==> inputs of trial 4 <==
## predictor_top
module predictor_top #(parameter M = 3, parameter K = 4, parameter N = 3) (
    input logic clk,
    input logic reset,
    input logic [K-1:0] index,
    input logic branch_outcome,  
    output logic prediction,      
    output logic success
);
==> flow/config.mk <==
export PLATFORM = sky130hd
export DESIGN_NAME = predictor_top
export DESIGN_NICKNAME = predictor_top
export VERILOG_FILES = /design/flow/design.v
export SDC_FILE = /design/flow/constraint.sdc
export NUM_CORES = 4
export LEC_CHECK = 0
export ABC_AREA = 1
export CAP_MARGIN = 5
export CORE_MARGIN = 2
export CORE_UTILIZATION = 72
export CTS_CLUSTER_DIAMETER = 105
export GPL_ROUTABILITY_DRIVEN = 0
export MAX_ROUTING_LAYER = met5
export PLACE_DENSITY = 0.65
export SLEW_MARGIN = 20
export TNS_END_PERCENT = 80
==> flow/constraint.sdc <==
create_clock -name core_clock -period 3.3 [get_ports {clk}]
set_input_delay 0.6600 -clock core_clock [delete_from_list [all_inputs] [get_ports {clk}]]
set_output_delay 0.6600 -clock core_clock [all_outputs]
set_load 0.01 [all_outputs]
run.sh (not shown) runs the stock make flow with config.mk's settings and CLKGATE_MAP_FILE=.
==> inputs of trial 7, as changes to trial 4 <==
- CAP_MARGIN: 5 -> 20
- CORE_MARGIN: 2 -> 6
- CORE_UTILIZATION: 72 -> 24
- CTS_CLUSTER_DIAMETER: 105 -> default
- GPL_ROUTABILITY_DRIVEN: 0 -> 1
- MAX_ROUTING_LAYER: met5 -> default
- MIN_ROUTING_LAYER: default -> met2
- PLACE_DENSITY: 0.65 -> default
- PLACE_DENSITY_LB_ADDON: default -> 0.28
- TNS_END_PERCENT: 80 -> default
==> flow/constraint.sdc (replaced) <==
create_clock -name core_clock -period 7.0 [get_ports {clk}]
set_input_delay 1.4000 -clock core_clock [delete_from_list [all_inputs] [get_ports {clk}]]
set_output_delay 1.4000 -clock core_clock [all_outputs]
set_load 0.01 [all_outputs]
==> results <==
Run status: trial 7 no timing/DRC/antenna violations; trial 4 aborted with a tool error
Failing step: trial 7 -; trial 4 global routing (5_1_grt)
Total number of yosys warnings: trial 7 4; trial 4 4
Sum of net half-perimeters after detailed placement: trial 7 40,400 µm; trial 4 40,300 µm
Mux share: trial 7 0%; trial 4 0%
Total clock buffers created by CTS: trial 7 49; trial 4 41
Setup Fix Bufs, Post-CTS: trial 7 0; trial 4 10
# Cells Yosys: trial 7 3,030; trial 4 3,030
Post-DP Area: trial 7 21,800 µm²; trial 4 22,400 µm²
Sequential cell area fraction in the yosys report: trial 7 47.4%; trial 4 47.4%
Vertical die dimension: trial 7 304 µm; trial 4 172 µm
Synth top cell by count: trial 7 nand2_1; trial 4 nand2_1
Top-Level Pins: trial 7 9; trial 4 9
Net count entering floorplan: trial 7 3,038; trial 4 3,038
Number of clock sinks: trial 7 387; trial 4 387
Clock Tree Buf Depth: trial 7 3; trial 4 3
Number of cells upsized or downsized after cts: trial 7 0; trial 4 178
Pre-CTS setup slack: trial 7 0.843 ns; trial 4 -1.21 ns
Cell Rows: trial 7 106; trial 4 61
Die outline area: trial 7 92,300 µm²; trial 4 29,800 µm²
Register bit count reported by yosys: trial 7 387; trial 4 387
Chip width: trial 7 304 µm; trial 4 172 µm
Initial Util: trial 7 24.3%; trial 4 73.4%
Synthesized-area fraction occupied by xor and xnor cells: trial 7 0%; trial 4 0%
Total of hold buffers inserted after clock tree synthesis: trial 7 0; trial 4 0
Total instance count after detailed placement: trial 7 4,092; trial 4 3,489
Number of cells produced by synthesis: trial 7 3,030; trial 4 3,030
Core Area: trial 7 84,000 µm²; trial 4 27,900 µm²

========
==> inputs of 11-11 <==
Starting RTL as in the previous note.
clock: 8.51 ns
lec_check: 0
abc_area: 1
cap_margin: 15
cell_pad_in_sites_detail_placement: 0
cell_pad_in_sites_global_placement: 2
core_margin: 2
core_utilization: 16
gpl_routability_driven: 0
max_routing_layer: met4
min_routing_layer: met2
place_density_lb_addon: 0.2
setup_slack_margin: 0.14
slew_margin: 0
==> inputs of 02-20, as changes to 11-11 <==
- ABC_AREA: 1 -> unset
- CAP_MARGIN: 15 -> 20
- CELL_PAD_IN_SITES_DETAIL_PLACEMENT: 0 -> unset
- CELL_PAD_IN_SITES_GLOBAL_PLACEMENT: 2 -> unset
- CORE_UTILIZATION: 16 -> 70
- CTS_CLUSTER_SIZE: unset -> 37
- GPL_ROUTABILITY_DRIVEN: 0 -> unset
- MAX_ROUTING_LAYER: met4 -> unset
- MIN_ROUTING_LAYER: met2 -> unset
- PLACE_DENSITY: unset -> 0.64
- PLACE_DENSITY_LB_ADDON: 0.2 -> unset
- SETUP_SLACK_MARGIN: 0.14 -> 1.23
- SLEW_MARGIN: 0 -> 40
==> flow/constraint.sdc (replaced) <==
create_clock -name core_clock -period 4.63 [get_ports {clk}]
set_input_delay 0.9260 -clock core_clock [delete_from_list [all_inputs] [get_ports {clk}]]
set_output_delay 0.9260 -clock core_clock [all_outputs]
set_load 0.01 [all_outputs]
==> comparison table <==
item	11-11	02-20
Outcome	no timing/DRC/antenna violations	did not finish
Stage where the flow stopped	-	5_1_grt
Mapped Cells	3,030	1,795
Ys cells	3,030	1,795
Vertical extent of the die	361 microns	171 microns
Post-Synthesis Mean Instance Area	6.75 sq um	10.9 sq um
Area figure in the yosys stat output	0.0204 sq mm	0.0195 sq mm
Total instance count after detailed placement	4,617	2,314
Full die area	0.131 sq mm	0.0292 sq mm
Number of gates given a new drive strength after cts	0	84
Compound-gate portion of the synthesized area	0.122%	16.0%
Most common cell in the synthesized netlist	nand2_1	dfrtp_1
Adder-cell area share of the yosys netlist	0.0979%	0.103%
CORE AREA	0.127 sq mm	0.0276 sq mm
Distinct cell type count of the synthesized netlist	17	85
Sequential-to-total area share from yosys stat	47.4%	49.6%
Final HPWL from detailed placement	51,600 microns	58,200 microns
Number of clock buffers inserted by TritonCTS	56	40
Site Rows	131	61
Post-CTS setup buffer count	0	35
Placement-stage cell area	0.0225 sq mm	0.0230 sq mm
Width of the die	361 microns	171 microns
Post-synth net total	3,038	1,803

========
==> exp/tundra <==
==> flow/design.v <==
module branch_history_register #(parameter M = 4) (
    input logic clk,
    input logic reset,
    input logic branch_outcome,   
    output logic [M-1:0] bhr_out  
);
    always_ff @(posedge clk or posedge reset) begin
        if (reset) 
            bhr_out <= 0;  
        else 
            bhr_out <= {bhr_out[M-2:0], branch_outcome};  
    end
endmodule
module mnk_bit_predictor #(parameter K = 4,
                        parameter N = 2,
                        parameter M = 4
                        ) (
    input logic clk,
    input logic reset,
    input logic [K-1:0] index,
    input logic [M-1:0] bhr_in,
    input logic branch_outcome,        
    output logic prediction            
);
    logic [N-1:0] pht [((1<<K)*(1<<M))-1:0];  
    logic [K + M -1:0] new_index;
    assign new_index = {bhr_in,index};
    assign prediction = pht[new_index][N-1];
    always_ff @(posedge clk , posedge reset) begin
        if (reset) begin
            for (int i = 0; i < (1<<K)*(1<<M); i++)
                pht[i] <= 0;  
        end
        else begin
            if (branch_outcome) begin
                if (~(&pht[new_index]))
                    pht[new_index] <= pht[new_index] + 1;
            end
            else begin
                if (pht[new_index] > 0)
                    pht[new_index] <= pht[new_index] - 1;
            end
        end
    end
endmodule
module predictor_top #(parameter M = 3, parameter K = 4, parameter N = 3) (
    input logic clk,
    input logic reset,
    input logic [K-1:0] index,
    input logic branch_outcome,  
    output logic prediction,      
    output logic success
);
    logic [M-1:0] bhr_out;      
    branch_history_register #(M) bhr_inst (
        .clk(clk),
        .reset(reset),
        .branch_outcome(branch_outcome),
        .bhr_out(bhr_out)
    );
    mnk_bit_predictor #(K, N, M) pht_inst (
        .clk(clk),
        .reset(reset),
        .index(index),
        .bhr_in (bhr_out),
        .branch_outcome(branch_outcome),
        .prediction(prediction)
    );
    always_comb  begin
        if (prediction == branch_outcome)
        begin success = 1; end
        else begin
        success = 0;
        end
    end 
endmodule
==> flow/run.sh <==
#!/bin/bash
# the make line also repeats each setting of config.mk as NAME=value (left out here)
make -C /OpenROAD-flow-scripts/flow DESIGN_CONFIG=/design/flow/config.mk WORK_HOME=/design/flow/orfs CLKGATE_MAP_FILE= finish
==> flow/config.mk <==
export PLATFORM = sky130hd
export DESIGN_NAME = predictor_top
export DESIGN_NICKNAME = predictor_top
export VERILOG_FILES = /design/flow/design.v
export SDC_FILE = /design/flow/constraint.sdc
export NUM_CORES = 4
export LEC_CHECK = 0
export ABC_AREA = 1
export CAP_MARGIN = 5
export CORE_MARGIN = 2
export CORE_UTILIZATION = 72
export CTS_CLUSTER_DIAMETER = 105
export GPL_ROUTABILITY_DRIVEN = 0
export HOLD_SLACK_MARGIN = 0.29
export MAX_ROUTING_LAYER = met5
export SETUP_SLACK_MARGIN = 0.89
export SLEW_MARGIN = 20
export TNS_END_PERCENT = 80
==> flow/constraint.sdc <==
create_clock -name core_clock -period 3.48 [get_ports {clk}]
set_input_delay 0.6960 -clock core_clock [delete_from_list [all_inputs] [get_ports {clk}]]
set_output_delay 0.6960 -clock core_clock [all_outputs]
set_load 0.01 [all_outputs]
==> inputs of exp/harbor, as changes to exp/tundra <==
Settings changed: ABC_AREA 1 to unset, CAP_MARGIN 5 to 20, CORE_UTILIZATION 72 to 40, CTS_CLUSTER_DIAMETER 105 to unset, GPL_ROUTABILITY_DRIVEN 0 to unset, HOLD_SLACK_MARGIN 0.29 to unset, MAX_ROUTING_LAYER met5 to unset, PLACE_DENSITY set to 0.6, SETUP_SLACK_MARGIN 0.89 to unset, TNS_END_PERCENT 80 to unset.
==> flow/constraint.sdc (replaced) <==
create_clock -name core_clock -period 5.92 [get_ports {clk}]
set_input_delay 1.1840 -clock core_clock [delete_from_list [all_inputs] [get_ports {clk}]]
set_output_delay 1.1840 -clock core_clock [all_outputs]
set_load 0.01 [all_outputs]
==> inputs of exp/quartz, as changes to exp/tundra <==
Settings changed: ABC_AREA 1 to unset, CAP_MARGIN 5 to 20, CORE_UTILIZATION 72 to 58, CTS_CLUSTER_DIAMETER 105 to unset, GPL_ROUTABILITY_DRIVEN 0 to unset, HOLD_SLACK_MARGIN 0.29 to unset, MAX_ROUTING_LAYER met5 to unset, SETUP_SLACK_MARGIN 0.89 to 0.45, TNS_END_PERCENT 80 to unset.
==> flow/constraint.sdc (replaced) <==
create_clock -name core_clock -period 3.29 [get_ports {clk}]
set_input_delay 0.6580 -clock core_clock [delete_from_list [all_inputs] [get_ports {clk}]]
set_output_delay 0.6580 -clock core_clock [all_outputs]
set_load 0.01 [all_outputs]
==> qor summary <==
|  | exp/quartz | exp/harbor | exp/tundra |
|---|---|---|---|
| Outcome | finished with violations | no timing/DRC/antenna violations | aborted with a tool error |
| Last stage reached | - | - | global routing |
| Layout check failures | capacitance limit, slew limit, setup timing | - | - |
| Area of the multi-input gates | 0.0109 sq mm | 0.00896 sq mm | - |
| Final sequential cell count | 387 | 387 | - |
| Number of nets in the layout | 2228 | 1896 | - |
| Routability congestion estimate from global placement | 1.09 | 1.01 | - |
| Post-route clock period utilization | 1.44 | 0.985 | - |
| Total stage count of the critical path | 15 | 12 | - |
| Fraction of area in registers | 0.337 | 0.418 | - |
| Fin. Hold Viols | 0 | 0 | - |
| Via total after detailed routing | 21688 | 16790 | - |
| Number of clock buffers inserted by TritonCTS | 42 | 44 | 42 |
| Power density cells | 670 mW/mm^2 | 368 mW/mm^2 | - |
| Clock buffer count | 62 | 66 | - |
| Seq pwr share | 0.364 | 0.438 | - |
| Violation count after the first detailed-route iteration | 5126 | 2326 | - |
| XOR-XNOR Cells, Area Fraction | 0.00135 | 0.00135 | 0 |
No activity file was given, so power comes from the tool's default toggle rates.
